## run A
// FIR_FILTER
module FIR_FILTER (clk, rst, data_valid, data, fir_valid, fir_d);
For scale: ~36 I/O pins, roughly 0.15 mm2 of cells after synthesis.
clock: 15.0 ns
lec_check: 0
abc_area: 1
cap_margin: 10
cell_pad_in_sites_detail_placement: 1
core_aspect_ratio: 1.45
core_margin: 5
core_utilization: 40
cts_cluster_diameter: 375
gpl_timing_driven: 0
hold_slack_margin: -0.04
max_routing_layer: met4
place_density_lb_addon: 0.15
slew_margin: 5
run.sh (not shown) runs the stock make flow with config.mk's settings and CLKGATE_MAP_FILE=.
Run A completed; timing, DRC and antenna clean
> inputs changed (run A -> run B)
Settings: SLEW_MARGIN now 20, was 5; HOLD_SLACK_MARGIN no longer set, was -0.04; ABC_AREA no longer set, was 1; GPL_TIMING_DRIVEN no longer set, was 0; CTS_CLUSTER_DIAMETER no longer set, was 375; CORE_MARGIN now 2, was 5; PLACE_DENSITY_LB_ADDON no longer set, was 0.15; CORE_UTILIZATION now 58, was 40; CELL_PAD_IN_SITES_DETAIL_PLACEMENT no longer set, was 1; MAX_ROUTING_LAYER no longer set, was met4; CAP_MARGIN now 20, was 10; CORE_ASPECT_RATIO no longer set, was 1.45; the clock period (ns, I/O delays scaled along) now 8.1, was 15.0.
==> results <==
- Complete run, failing final checks: run B, reason setup timing.
- Area share of xor/xnor cells in the synthesized design, run B and run A, lower one = run A.
- Looking at worst hold margin, run B sits 0.027 ns above run A.
- Initial antenna violation count of run B falls short of that of run A by more than a quarter.
- NOTE: total CTS buffers in run B exceeds that of run A
- Of run B and run A, the run reporting the higher synthesized-area fraction occupied by adder cells was run B.
- Run B vs run A — count of inverters other than clock inverters in the layout dropped 451.
- Run A -> run B: combined area of all synthesized cells decreased by a few percent
- The global routing met1 resource utilization of run B exceeds that of run A by 18 points.
- Between run A and run B, the flow reports area of the core decreasing by more than a quarter.
Setup changes, run B to run C
Settings: putting SETUP_SLACK_MARGIN at -0.82 where nothing was set; putting HOLD_SLACK_MARGIN at -0.1 where nothing was set; putting TNS_END_PERCENT at 40 where nothing was set; putting PLACE_DENSITY at 0.67 where nothing was set; putting MAX_ROUTING_LAYER at met4 where nothing was set; swapping 58 for 72 in CORE_UTILIZATION; swapping 8.1 for 10.9 in the clock period (ns, I/O delays scaled along).
==> comparison <==
Compared to run B, run C has post-CTS setup buffer count 5 higher. Run B → run C: fraction of the core area occupied by cells at floorplan increased by 14 points relative to the old numbers, instance area at placement shrank by about 4.4%. In the summary table, run C is marked failed, with error GRT-0116 raised in global routing (5_1_grt).
Modified inputs, run D compared to run C
Settings: a deleted MAX_ROUTING_LAYER that had been met4; a change of CAP_MARGIN from 20 to 40; a change of SLEW_MARGIN from 20 to 40; a deleted TNS_END_PERCENT that had been 40; a change of HOLD_SLACK_MARGIN from -0.1 to 0.29.
[summary]
Although it ran to completion, run D produced a layout that fails the final checks because of setup timing.
Measured against each other, run D and run C differ in cell resize tally after clock tree synthesis, the higher figure coming from run C.
Taking run C as the reference, in run D half-perimeter wire length after placement went down 22000 um, routability congestion estimate went up 0.42%, share of the core filled by cells before placement held, post-CTS setup repair buffer count went up 1, instance tally after logic synthesis held.
Against run C, run D comes in 4 lower on number of buffers added by the clock tree synthesis step.
Modified inputs, run E compared to run D
Settings: swapping -0.82 for 1.76 in SETUP_SLACK_MARGIN; swapping 40 for 20 in CAP_MARGIN; putting MAX_ROUTING_LAYER at met4 where nothing was set; swapping 72 for 68 in CORE_UTILIZATION; swapping 40 for 20 in SLEW_MARGIN; clearing HOLD_SLACK_MARGIN, which used to be 0.29; clearing PLACE_DENSITY, which used to be 0.67; swapping 10.9 for 12.7 in the clock period (ns, I/O delays scaled along).
[summary]
Run E vs. run D: critical path depth down about 9%; final net count shrank by about 5%; diode insertion count for antenna repair has increased. Arrival time at the worst endpoint, run D and run E: larger value in run D. | run E | all stages done | FAIL | setup timing |. Total die size was lower in the run labelled run D. Run E supports a higher top clock frequency than run D. | setup TNS | lower: run D |. Run D has a higher global-route track usage on met2 than run E. Run D has a lower logic gate fraction of the total cell area than run E. The worst setup slack after layout of run E is higher than that of run D.
--- input diff run E..run F ---
Settings: clearing MAX_ROUTING_LAYER, which used to be met4; swapping 68 for 72 in CORE_UTILIZATION; clearing SETUP_SLACK_MARGIN, which used to be 1.76; putting ABC_AREA at 1 where nothing was set; swapping 12.7 for 18.2 in the clock period (ns, I/O delays scaled along).
Results
Run F has completed all stages; timing, DRC and antenna checks passed. Compared with run E, run F shows a non-filler instance count after layout that is 963 higher. Across both runs, fraction of area in registers was higher for run F than for run E. [diff] worst hold slack, run F relative to run E: regression. From run E to run F the numbers moved as follows: logic depth of the worst path, buffers included went up by 3, total die area went down by 0.0047 mm2.


## build 82
FIR_FILTER again, from the RTL that the note above started with.
// FIR_FILTER
module FIR_FILTER (clk, rst, data_valid, data, fir_valid, fir_d);
Settings: LEC_CHECK=0, ABC_AREA=1, CAP_MARGIN=15, CORE_ASPECT_RATIO=0.68, CORE_MARGIN=2, CORE_UTILIZATION=65, CTS_CLUSTER_SIZE=96, GPL_TIMING_DRIVEN=0, MIN_ROUTING_LAYER=met2, PLACE_DENSITY_LB_ADDON=0.04, SLEW_MARGIN=20, TNS_END_PERCENT=95; clock period 15.0 ns.
Build 82 terminated abnormally: 5_1_grt reported GRT-0116.
#### Input delta (build 45 over build 82)
- ABC_AREA removed (was 1)
- GPL_TIMING_DRIVEN removed (was 0)
- MIN_ROUTING_LAYER removed (was met2)
- PLACE_DENSITY_LB_ADDON removed (was 0.04)
- TNS_END_PERCENT removed (was 95)
- CORE_UTILIZATION changed from 65 to 40
- CORE_ASPECT_RATIO removed (was 0.68)
- CTS_CLUSTER_SIZE removed (was 96)
- CAP_MARGIN changed from 15 to 20
- the clock period (ns, I/O delays scaled along) changed from 15.0 to 13.9
==> comparison <==
Build 45 finished every stage and its layout cleared the timing, DRC and antenna checks. Of build 45 and build 82, build 45 shows the higher vertical die size, with build 82 below it. Comparing build 82 against build 45, there is no change at all in level count of the clock H-tree. Die size: build 45 exceeds build 82. Compared with build 82, build 45 shows synthesized cell count lower by about 13%. Build 45 vs. build 82: post-placement worst setup slack now sits lower; netlist area before placement now sits lower; post-synthesis area per instance now sits higher; area of the placeable core now sits higher. Global placer's final weighted congestion, build 45 and build 82: lower on build 45. The sequential fraction of the synthesis area number comes out lower for build 82 vs build 45.
Modified inputs, build 50 compared to build 45
- swapping 40 for 72 in CORE_UTILIZATION
- putting SETUP_SLACK_MARGIN at -0.82 where nothing was set
- putting HOLD_SLACK_MARGIN at -0.1 where nothing was set
- putting PLACE_DENSITY at 0.67 where nothing was set
- putting MAX_ROUTING_LAYER at met4 where nothing was set
- swapping 13.9 for 10.9 in the clock period (ns, I/O delays scaled along)
==> results <==
- Status(build 50) = ERROR, stage = 5_1_grt
- [compare] base=build 45 new=build 50: maximum buffer depth of the clock tree now smaller; post-cts hold-fix buffer tally comparable; chip footprint now smaller.
- Number of gates resized after CTS was lower in the run labelled build 45.
- Total half-perimeter wirelength after legalization and detailed placement is higher on build 50
- Between build 50 and build 45, it is build 50 whose horizontal die dimension is lower, by 25%.
### build 50 -> build 39
- a deleted HOLD_SLACK_MARGIN that had been -0.1
- a deleted SETUP_SLACK_MARGIN that had been -0.82
- an added TNS_END_PERCENT of 10
- a deleted MAX_ROUTING_LAYER that had been met4
- a deleted PLACE_DENSITY that had been 0.67
- an added GPL_ROUTABILITY_DRIVEN of 0
- an added ABC_AREA of 1
- a change of the clock period (ns, I/O delays scaled along) from 10.9 to 8.48
## What came out
Build 39 ran in full, but the layout does not pass; the checks complain about setup timing. NOTE height of the die build 50->build 39 increased slightly. Comparing build 39 and build 50, CTS buffer count is higher on build 39. Mux cell area share after synthesis, build 39 and build 50, higher one = build 50. Going from build 50 to build 39, total cell area reported by yosys after synthesis higher; and-or/or-and share of the synthesized area fell 0.86 points; detailed-placement wirelength estimate lost about 1.6%. Build 39 vs. build 50: cell count in the Yosys report went up; worst setup slack before clock tree synthesis went down; cell resize tally after clock tree synthesis went down.


Starting RTL as in the previous note.
make LEC_CHECK=0 ABC_AREA=1 CAP_MARGIN=20 CELL_PAD_IN_SITES_DETAIL_PLACEMENT=1 CORE_ASPECT_RATIO=0.7 CORE_MARGIN=2 CORE_UTILIZATION=28 CTS_CLUSTER_DIAMETER=121 GPL_ROUTABILITY_DRIVEN=0 MAX_ROUTING_LAYER=met4 MIN_ROUTING_LAYER=met1 PLACE_DENSITY_LB_ADDON=0.13 SLEW_MARGIN=30 TNS_END_PERCENT=10 finish   # period 15.6 ns
Next try:
- ABC_AREA: 1 -> not set
- CELL_PAD_IN_SITES_DETAIL_PLACEMENT: 1 -> not set
- CORE_ASPECT_RATIO: 0.7 -> not set
- CORE_UTILIZATION: 28 -> 71
- CTS_CLUSTER_DIAMETER: 121 -> not set
- GPL_ROUTABILITY_DRIVEN: 0 -> not set
- MAX_ROUTING_LAYER: met4 -> not set
- MIN_ROUTING_LAYER: met1 -> not set
- PLACE_DENSITY: not set -> 0.41
- PLACE_DENSITY_LB_ADDON: 0.13 -> not set
- SLEW_MARGIN: 30 -> 20
- TNS_END_PERCENT: 10 -> not set
- clock period: 15.6 -> 12.5 ns (I/O delays scaled with it)
This time the run completed, yet does not pass: setup timing.
Fmax barely changes.
Register-to-register slack gets worse by 3.1 ns.
Setup slack degrades by 3.1 ns.
Hold slack is better by 0.043 ns.
Clock skew stays flat.
Die size shrinks by well over a third.
Via count rose by a few percent.
Next try:
- ABC_AREA: not set -> 1
- CORE_UTILIZATION: 71 -> 40
- PLACE_DENSITY: 0.41 -> not set
- PLACE_DENSITY_LB_ADDON: not set -> 0.04
- TNS_END_PERCENT: not set -> 95
- clock period: 12.5 -> 15.0 ns (I/O delays scaled with it)
What happened: This time the run produced a clean layout. Global-route usage came out lower by 20 points. Hold slack got worse by 0.042 ns. Area after synthesis came out higher by about 3.6%. Final cell count rises by about 17%. Setup slack improves by 2.4 ns. Clock skew falls by 0.017 ns. Register-to-register slack is better by 2.4 ns. Final area decreases by 1.8%. First-iteration DRC count goes down by about 40%. Die area went up by about 80%.
Next try:
- ABC_AREA: 1 -> not set
- CORE_UTILIZATION: 40 -> 72
- PLACE_DENSITY: not set -> 0.67
- PLACE_DENSITY_LB_ADDON: 0.04 -> not set
- TNS_END_PERCENT: 95 -> not set
- clock period: 15.0 -> 12.7 ns (I/O delays scaled with it)
Result: This time the run stopped in 5_1_grt. Area after synthesis shrinks by 3.4%. Synthesized cell count came out lower by about 13%. Die area goes down by about 46%.
Next try:
- HOLD_SLACK_MARGIN: not set -> 0.29
- SETUP_SLACK_MARGIN: not set -> -0.82
- SLEW_MARGIN: 20 -> 40
- clock period: 12.7 -> 10.9 ns (I/O delays scaled with it)
Now the flow finished but failed the layout checks on setup timing. Die size is unchanged. Synthesized cell count does not change. Synthesized area is unchanged.


JK:
Starting RTL as in the previous note.
Settings: LEC_CHECK=0, ABC_AREA=1, CAP_MARGIN=25, CELL_PAD_IN_SITES_GLOBAL_PLACEMENT=0, CORE_MARGIN=2, CORE_UTILIZATION=71, CTS_CLUSTER_DIAMETER=27, CTS_CLUSTER_SIZE=33, MAX_ROUTING_LAYER=met4, SLEW_MARGIN=20; clock period 10.7 ns.
Run status, JK: aborted in 5_1_grt, error GRT-0232
diff inputs: JK => MS
- CTS_CLUSTER_SIZE removed (was 33)
- ABC_AREA removed (was 1)
- CAP_MARGIN changed from 25 to 20
- CELL_PAD_IN_SITES_GLOBAL_PLACEMENT removed (was 0)
- CORE_UTILIZATION changed from 71 to 24
- CTS_CLUSTER_DIAMETER removed (was 27)
- MAX_ROUTING_LAYER removed (was met4)
- the clock period (ns, I/O delays scaled along) changed from 10.7 to 13.9
- Re cell count in the Yosys report: MS is 13% down on JK.
- Compared with JK, MS shows a lower starting utilization of the core area.
- Relative to JK, horizontal die dimension increased by 320 microns in MS.
- In the flow results for JK and MS, the chip area from the yosys synthesis statistics is smaller on MS.
- Taking JK as the reference point, the number of instances in the synthesized netlist of MS falls by about 13%.
- MS finished every step from synthesis to the final layout, and the layout passed the timing, DRC and antenna checks.
Setup changes, MS to AL
- a change of CORE_UTILIZATION from 24 to 72
- an added CTS_CLUSTER_DIAMETER of 91
- an added SETUP_SLACK_MARGIN of 4.32
- an added MAX_ROUTING_LAYER of met4
- an added PLACE_DENSITY_LB_ADDON of 0.02
- an added ABC_AREA of 1
- a change of the clock period (ns, I/O delays scaled along) from 13.9 to 14.7
### Flow results
Of MS and AL, the run reporting the lower share of the clock period used by the worst path was AL.
AL and MS ended up with roughly the same sequential share of layout area.
In AL relative to MS, count of plain and timing-repair buffers had gone up by more than a quarter.
Length in cells of the worst reg-to-reg path (MS / AL): 0.933


== oak ==
Starting RTL as in the previous note.
clock: 10.7 ns
lec_check: 0
abc_area: 1
cap_margin: 25
cell_pad_in_sites_global_placement: 0
core_margin: 2
core_utilization: 68
cts_cluster_diameter: 27
cts_cluster_size: 33
max_routing_layer: met4
slew_margin: 20
[oak] flow finished | final checks: failed | reasons: setup timing
--- input diff oak..pine ---
==> flow/config.mk <==
export PLATFORM = sky130hd
export DESIGN_NAME = FIR_FILTER
export DESIGN_NICKNAME = FIR_FILTER
export VERILOG_FILES = /design/flow/design.v
export SDC_FILE = /design/flow/constraint.sdc
export NUM_CORES = 4
export LEC_CHECK = 0
export ABC_AREA = 1
export CAP_MARGIN = 20
export CORE_MARGIN = 2
export CORE_UTILIZATION = 72
export CTS_CLUSTER_DIAMETER = 242
export PLACE_DENSITY = 0.65
export SETUP_SLACK_MARGIN = -0.43
export SLEW_MARGIN = 20
==> flow/constraint.sdc <==
create_clock -name core_clock -period 13.6 [get_ports {clk}]
set_input_delay 2.7200 -clock core_clock [delete_from_list [all_inputs] [get_ports {clk}]]
set_output_delay 2.7200 -clock core_clock [all_outputs]
set_load 0.01 [all_outputs]
--- outcome ---
- pine — share of the cycle needed by the critical path after routing 17 points lower, oak as reference
- [pine vs oak] die footprint: lower in pine
- Looking at fmax, pine sits below oak.
- pine: PASS, flow complete, no timing, DRC or antenna violations
- Summary — sequential share of layout area, pine relative to oak: higher, by 1.1 points.
